## ember
## spi_host
module spi_host #
	(
		parameter C_S_AXIS_TDATA_WIDTH = 32,
		parameter integer C_S_AXI_DATA_WIDTH	= 32,
		parameter integer C_S_AXI_ADDR_WIDTH	= 8,
		parameter integer SPI_CS_WIDTH	= 16
	) (
	input spi_clk_i,
	output spi_clk_o,
	output spi_clk_t,
	input spi_mosi_i,
	output spi_mosi_o,
	output spi_mosi_t,
	input spi_miso_i,
	output spi_miso_o,
	output spi_miso_t,
	input [SPI_CS_WIDTH - 1:0]spi_cs_i,
	output [SPI_CS_WIDTH - 1:0]spi_cs_o,
	output [SPI_CS_WIDTH - 1:0]spi_cs_t,
	input  s_axi_aclk,
	input  s_axi_aresetn,
	input [C_S_AXI_ADDR_WIDTH-1 : 0] s_axi_awaddr,
	input  s_axi_awvalid,
	output  s_axi_awready,
	input [C_S_AXI_DATA_WIDTH-1 : 0] s_axi_wdata,
	input  s_axi_wvalid,
	output  s_axi_wready,
	output [1 : 0] s_axi_bresp,
	output  s_axi_bvalid,
	input  s_axi_bready,
	input [C_S_AXI_ADDR_WIDTH-1 : 0] s_axi_araddr,
	input  s_axi_arvalid,
	output  s_axi_arready,
	output [C_S_AXI_DATA_WIDTH-1 : 0] s_axi_rdata,
	output [1 : 0] s_axi_rresp,
	output  s_axi_rvalid,
	input  s_axi_rready,
	output  s_axis_tready,
	input [C_S_AXIS_TDATA_WIDTH-1 : 0] s_axis_tdata,
	input  s_axis_tlast,
	input  s_axis_tvalid,
	input  m_axis_tready,
	output [C_S_AXIS_TDATA_WIDTH-1 : 0] m_axis_tdata,
	output  m_axis_tlast,
	output  m_axis_tvalid
);
localparam integer OP_STATUS_ADDR = 0;
localparam integer DATA_ACCESS_ADDR = 4;
localparam integer SPI_CS_W1C_ADDR = 8;
localparam integer SPI_CHIP_SEL_ADDR = 12;
localparam integer SPI_CS_W1S_ADDR = 16;
localparam integer SPI_CTL_ADDR = 20;
localparam integer SPI_CLK_SPCL_ADDR = 24;
localparam integer SPI_BURST_CNT_ADDR = 28;
wire rst_n;
assign rst_n = s_axi_aresetn;
reg [C_S_AXI_ADDR_WIDTH-1:0]awaddr_r;
  ...
For scale: about 1500 cells after synthesis, roughly 250 flip-flops.
make LEC_CHECK=0 CAP_MARGIN=20 CORE_ASPECT_RATIO=0.86 CORE_MARGIN=2 CORE_UTILIZATION=40 PLACE_DENSITY_LB_ADDON=0.03 SLEW_MARGIN=20 finish   # period 10.0 ns
run.sh (not shown) runs the stock make flow with config.mk's settings and CLKGATE_MAP_FILE=.
Modified inputs, harbor compared to ember
Settings: PLACE_DENSITY now 0.6, previously not set; CORE_UTILIZATION now 63, was 40; CORE_ASPECT_RATIO no longer set, was 0.86; PLACE_DENSITY_LB_ADDON no longer set, was 0.03; the clock period (ns, I/O delays scaled along) now 7.69, was 10.0.
Notes after the runs:
Cmp ember and harbor / mean number of vias per cell / higher: harbor. A most crowded layer after global routing of met2 is what harbor shows, while met1 belongs to ember. Compared with ember, harbor shows a cell area that is about 2.2% lower. harbor vs. ember: via count of the first global-routing pass now sits higher; slack of the critical path went down 1390 ps; overall power after layout saw an increase; total of plain and repair buffers excluding clock buffers has remained practically unchanged.
#### Input delta (lagoon over harbor)
Settings: a change of CORE_UTILIZATION from 63 to 66; a change of the clock period (ns, I/O delays scaled along) from 7.69 to 5.87.
### Flow results
- Diff harbor -> lagoon: half-perimeter wire length after detailed placement picked up an extra 1.0%, total cell area at the placement stage neither gained nor lost much.
- Going from harbor to lagoon, non-clock buffer count higher; count of inserted antenna diode cells lower; final area roughly the same.
- Delta (lagoon minus harbor): share of the clock period used by the worst path went up; global-route usage rose 1.7 points.
- Delta (lagoon minus harbor): area growth from synthesis to layout grew by 0.35 points; clock-buffer cell count saw an increase.
What maple does differently from lagoon at the input level:
Settings: PLACE_DENSITY changed from 0.6 to 0.79; CORE_UTILIZATION changed from 66 to 72; CTS_CLUSTER_SIZE newly set to 24; the clock period (ns, I/O delays scaled along) changed from 5.87 to 4.28.
Notes after the runs:
The flow completed for maple, but it is not clean: the layout still shows negative setup slack.
Going from lagoon to maple, share of power burned in the clock network decreased by 0.9 points relative to the old numbers, number of fillers in the final layout lower, global routing usage summed across all routing layers has increased, initial DRC count grew by 110%.
Of lagoon and maple, the lower number of buffers and inverters on the critical path belongs to maple.
As of maple, final design instance area without fill had risen by a few percent compared to lagoon.
In the metrics for lagoon and maple, the one carrying the lower least setup slack across all paths after layout is maple.
Power figures rest on the tool's default switching activity, not on a simulated workload.
